Setup of v37:
// frameMakerTop
module frameMakerTop (samplePoint, reset, canRX, isError, isStuff, endOverload, BS_onoff, CRCtype, BRS_Stop, invalidBit, CRCcalc_on, CRCtime, ackValue, IDE, EDL, BRS, isRemote, size, frame, frameReady, isStart);
	input wire samplePoint, reset, canRX, isError, isStuff;
	output wire endOverload, BS_onoff, BRS_Stop, invalidBit, CRCcalc_on, CRCtime, ackValue, IDE, EDL, BRS, isRemote, frameReady, isStart;
	output wire [1:0] CRCtype;
	output wire [9:0] size;
	output wire [150:0] frame;
	wire isOverloadFromInterframe, RTR_SRR, RTR_r1;
	interFrameSpace ifs (samplePoint, reset, canRX, frameReady, endOverload, isOverloadFromInterframe, isStart);
	overload ov (samplePoint, reset, canRX, isOverloadFromInterframe, isError, endOverload);
	framecontroller fc (samplePoint, reset, canRX, isStart, isStuff, isError, BS_onoff, CRCtype, BRS_Stop, invalidBit, CRCcalc_on, CRCtime, ackValue, RTR_SRR, IDE, EDL, BRS, RTR_r1, frameReady);
	DatavsRemote dr (RTR_SRR, IDE, RTR_r1, isRemote);
	frameSize fsz (samplePoint, reset, isStuff, isStart, size);
	frameStorage fst (samplePoint, reset, canRX, isStuff, isStart, frame);
endmodule
Size: roughly 1300 cells after synthesis, roughly 230 flip-flops, roughly 180 I/O pins.
clock: 4.28 ns
lec_check: 0
abc_area: 1
cap_margin: 20
core_margin: 2
core_utilization: 37
hold_slack_margin: 0.07
max_routing_layer: met4
min_routing_layer: met2
slew_margin: 20
run.sh (not shown) runs the stock make flow with config.mk's settings and CLKGATE_MAP_FILE=.
Every stage of the flow completed for v37, and the final layout passed the timing, DRC and antenna checks.
### v37 -> v55
Settings: changing CAP_MARGIN from 20 to 10; setting TNS_END_PERCENT to 65 for the first time; changing CORE_MARGIN from 2 to 3; setting CTS_CLUSTER_DIAMETER to 332 for the first time; setting CORE_ASPECT_RATIO to 0.75 for the first time; changing the clock period (ns, I/O delays scaled along) from 4.28 to 1.79.
- From v37 to v55 the numbers moved as follows: share of total power in sequential cells now sits lower, first-pass GRT wire length higher.
- Looking at combinational fraction of the cell area across v55 and v37, the one that comes out higher is v37.
- Note that the number of cells in the design after placement recorded for v55 amounts to 1.07 times the value seen in v37.
- v55 vs. v37: floorplan-stage core utilization +0.88 points, cell area +11%.
- | buffers plus inverters on the worst setup path | higher: v37 |
- Compared with v37, in v55 inverter count of the layout excluding clock inverters went up 1.0%; sum of internal, switching and leakage power increased about 140%; overall fraction of global-route tracks in use picked up an extra 3.0 points.
- v55 finished all stages; however, its layout fails the closing checks, the failures being setup timing.
- fc.dlc[3]$_SDFFE_PP0P_ as the capture point of the worst path was reported by v55, and fc.cont[2]$_SDFFE_PP0P_ by v37.
## Diff of input files: v49 against v55
Settings: HOLD_SLACK_MARGIN no longer set, was 0.07; TNS_END_PERCENT no longer set, was 65; MIN_ROUTING_LAYER no longer set, was met2; MAX_ROUTING_LAYER no longer set, was met4; CAP_MARGIN now 20, was 10; CORE_UTILIZATION now 40, was 37; CTS_CLUSTER_DIAMETER no longer set, was 332; CORE_MARGIN now 2, was 3; CORE_ASPECT_RATIO no longer set, was 0.75; the clock period (ns, I/O delays scaled along) now 3.01, was 1.79.
==> comparison <==
- The final layout from v49, which completed every stage, passed the timing, DRC and antenna checks at the end of the flow.
- v49 and v55 ended up with roughly the same biggest fanout along the worst timing path.
- Higher total iterations of the first detailed-routing run among v49 and v55: v49
- Going from v55 to v49, non-clock buffer count shrank by more than a quarter.
- Delta (v49 minus v55): footprint of the flip-flops and latches shows a reduction of about 0.6%; portion of the clock cycle consumed by the worst path in the final layout shows a reduction of 31 points; site row count shows an increase of 7; met3 demand-to-capacity share in global routing shows a reduction of 42 points; power shows a reduction of 0.0049 W.
- The lower sequential share of cell area of v49 and v55 is in v55.
- Comparing final routed wire length divided by cell count for v49 and v55, the bigger number came from v55.
- Diff v55 -> v49 | filler-free cell count of the finished design | down by a little under 10%
Input-level comparison between v7 and v49:
Settings: putting CTS_CLUSTER_SIZE at 72 where nothing was set; putting CTS_CLUSTER_DIAMETER at 192 where nothing was set; swapping 40 for 66 in CORE_UTILIZATION; putting HOLD_SLACK_MARGIN at 0.3 where nothing was set; swapping 3.01 for 1.67 in the clock period (ns, I/O delays scaled along).
Notes after the runs:
v7 is listed as incomplete: the tool reported an error in global routing and the run ended there.
v7 vs. v49: number of hold buffers added after cts grew by 2; routability-driven placement congestion ratio higher; core region area dropped 40%; half-perimeter wire length after placement +15%; vertical die dimension -22%.
Going from v49 to v7, chip area lower; row count went down 23%; width of the die went down about 22%.

========
Starting RTL as in the previous note.
// frameMakerTop
module frameMakerTop (samplePoint, reset, canRX, isError, isStuff, endOverload, BS_onoff, CRCtype, BRS_Stop, invalidBit, CRCcalc_on, CRCtime, ackValue, IDE, EDL, BRS, isRemote, size, frame, frameReady, isStart);
export LEC_CHECK = 0
export ABC_AREA = 0
export CAP_MARGIN = 5
export CELL_PAD_IN_SITES_DETAIL_PLACEMENT = 1
export CELL_PAD_IN_SITES_GLOBAL_PLACEMENT = 1
export CORE_ASPECT_RATIO = 0.82
export CORE_MARGIN = 2
export CORE_UTILIZATION = 36
export CTS_CLUSTER_SIZE = 58
export GPL_ROUTABILITY_DRIVEN = 1
export HOLD_SLACK_MARGIN = 0.03
export MAX_ROUTING_LAYER = met5
export PLACE_DENSITY_LB_ADDON = 0.01
export SETUP_SLACK_MARGIN = 0.44
export SLEW_MARGIN = 20
export TNS_END_PERCENT = 40
create_clock -name core_clock -period 5.21 [get_ports {samplePoint}]
Next try:
- ABC_AREA: 0 -> 1
- CAP_MARGIN: 5 -> 20
- CELL_PAD_IN_SITES_DETAIL_PLACEMENT: 1 -> default
- CELL_PAD_IN_SITES_GLOBAL_PLACEMENT: 1 -> default
- CORE_ASPECT_RATIO: 0.82 -> default
- CORE_UTILIZATION: 36 -> 54
- CTS_CLUSTER_SIZE: 58 -> default
- GPL_ROUTABILITY_DRIVEN: 1 -> default
- HOLD_SLACK_MARGIN: 0.03 -> default
- MAX_ROUTING_LAYER: met5 -> default
- PLACE_DENSITY_LB_ADDON: 0.01 -> default
- SETUP_SLACK_MARGIN: 0.44 -> default
- TNS_END_PERCENT: 40 -> default
- clock period: 5.21 -> 2.24 ns (I/O delays scaled with it)
=> Count of clock-buffer cells in the layout grows by 1; cell area goes down by 2.4%; power rose by 120%; non-clock buffer count rises by 23; routed wire length falls by 8.1%; register-to-register slack degrades by 2.5 ns.
Next try:
- ABC_AREA: 1 -> default
- CORE_UTILIZATION: 54 -> 38
- CTS_CLUSTER_SIZE: default -> 11
- GPL_TIMING_DRIVEN: default -> 0
- clock period: 2.24 -> 5.0 ns (I/O delays scaled with it)
=>
- cell count came out lower by 6.8%
- clock skew came out lower by 0.0092 ns
- wire length came out higher by 3.4%
- clock-buffer cell count came out higher by 1
- sequential cell count is unchanged
- utilization came out lower by 21 points

========
== v36 ==
Starting RTL as in the previous note.
export LEC_CHECK = 0
export ABC_AREA = 0
export CAP_MARGIN = 10
export CELL_PAD_IN_SITES_DETAIL_PLACEMENT = 0
export CORE_ASPECT_RATIO = 0.82
export CORE_MARGIN = 2
export CORE_UTILIZATION = 59
export CTS_CLUSTER_SIZE = 58
export GPL_ROUTABILITY_DRIVEN = 0
export MAX_ROUTING_LAYER = met4
export SLEW_MARGIN = 20
export TNS_END_PERCENT = 40
create_clock -name core_clock -period 2.1 [get_ports {samplePoint}]
v36 closes out successfully: all stages finished, all timing, DRC and antenna checks passed.
diff inputs: v36 => v13
==> flow/config.mk <==
export PLATFORM = sky130hd
export DESIGN_NAME = frameMakerTop
export DESIGN_NICKNAME = frameMakerTop
export VERILOG_FILES = /design/flow/design.v
export SDC_FILE = /design/flow/constraint.sdc
export NUM_CORES = 4
export LEC_CHECK = 0
export ABC_AREA = 1
export CAP_MARGIN = 20
export CORE_MARGIN = 2
export CORE_UTILIZATION = 40
export SLEW_MARGIN = 20
==> flow/constraint.sdc <==
create_clock -name core_clock -period 5.0 [get_ports {samplePoint}]
set_input_delay 1.0000 -clock core_clock [delete_from_list [all_inputs] [get_ports {samplePoint}]]
set_output_delay 1.0000 -clock core_clock [all_outputs]
set_load 0.01 [all_outputs]
## What came out
v13 ended up with input pin to flop as its type of the worst setup path; v36 ended up with flop to flop.
Compared v13 vs v36, and worst hold slack across all endpoints is up in v13.
Going from v36 to v13, synthesis-to-layout area growth shrinks by 1.6 points.
Compared with v36, v13 shows Yosys chip area lower by 2.6%.
Of v13 and v36, the higher final instance count without filler cells belongs to v13.
Delta (v13 minus v36): worst path arrival time shows an increase of 830 ps, delay of the slowest cell on the worst path rose by 120 ps, global-route usage went down.
Modified inputs, v31 compared to v13
==> flow/constraint.sdc <==
create_clock -name core_clock -period 3.26 [get_ports {samplePoint}]
set_input_delay 0.6520 -clock core_clock [delete_from_list [all_inputs] [get_ports {samplePoint}]]
set_output_delay 0.6520 -clock core_clock [all_outputs]
set_load 0.01 [all_outputs]
Findings:
v31 was carried through to the last stage, and its layout satisfied the timing, DRC and antenna checks. Final setup slack of the worst path: v31 worse than v13. From v13 to v31 the numbers moved as follows: count of hold-fix buffers inserted at cts closely matched the old numbers, met3 capacity usage during global routing now sits higher, wire length reported by the detailed router moved down. Comparing v31 and v13, the lower growth of design area from synthesis to finish is on v31. Row routed wire length on met3: v31 higher / v13 lower. v31 against v13: global-route wire length before repair -about 1.4%, non-clock buffer count went up, power after layout went up by 2.0 mW.
[inputs] v44 vs v31
--- a/flow/config.mk
+++ b/flow/config.mk
@@ -10,3 +10,6 @@
 export CORE_MARGIN = 2
-export CORE_UTILIZATION = 40
+export CORE_UTILIZATION = 64
+export CTS_CLUSTER_DIAMETER = 358
+export CTS_CLUSTER_SIZE = 93
+export PLACE_DENSITY = 0.41
 export SLEW_MARGIN = 20
==> flow/constraint.sdc <==
create_clock -name core_clock -period 1.71 [get_ports {samplePoint}]
set_input_delay 0.3420 -clock core_clock [delete_from_list [all_inputs] [get_ports {samplePoint}]]
set_output_delay 0.3420 -clock core_clock [all_outputs]
set_load 0.01 [all_outputs]
v44 did not run to completion, as it errored out during global routing. Compared with v31, in v44 fraction of the mapped netlist area in compound gates neither gained nor lost much; final HPWL from detailed placement picked up an extra about 9%; number of buffers added for setup after CTS picked up an extra 123. Die span in y shrinks by more than 10% when moving from v31 to v44. v31 → v44: placed cell area now sits higher; pre-CTS setup slack went down; initial core utilization now larger.
The following lists how v5 was set up differently from v44:
--- a/flow/config.mk
+++ b/flow/config.mk
@@ -10,6 +10,5 @@
 export CORE_MARGIN = 2
-export CORE_UTILIZATION = 64
-export CTS_CLUSTER_DIAMETER = 358
-export CTS_CLUSTER_SIZE = 93
-export PLACE_DENSITY = 0.41
+export CORE_UTILIZATION = 72
+export CTS_CLUSTER_DIAMETER = 372
+export PLACE_DENSITY = 0.4
 export SLEW_MARGIN = 20
==> flow/constraint.sdc <==
create_clock -name core_clock -period 4.34 [get_ports {samplePoint}]
set_input_delay 0.8680 -clock core_clock [delete_from_list [all_inputs] [get_ports {samplePoint}]]
set_output_delay 0.8680 -clock core_clock [all_outputs]
set_load 0.01 [all_outputs]
v5: PASS, flow complete, no timing, DRC or antenna violations. Measured against each other, v5 and v44 differ in initial cell density of the core, the higher figure coming from v5. v5 vs. v44: number of core rows now smaller, post-placement cell count now smaller, global placer's final weighted congestion now larger, area share of and/or/nand/nor cells after synthesis comparable.
Power is estimated from default activity; no workload was simulated.
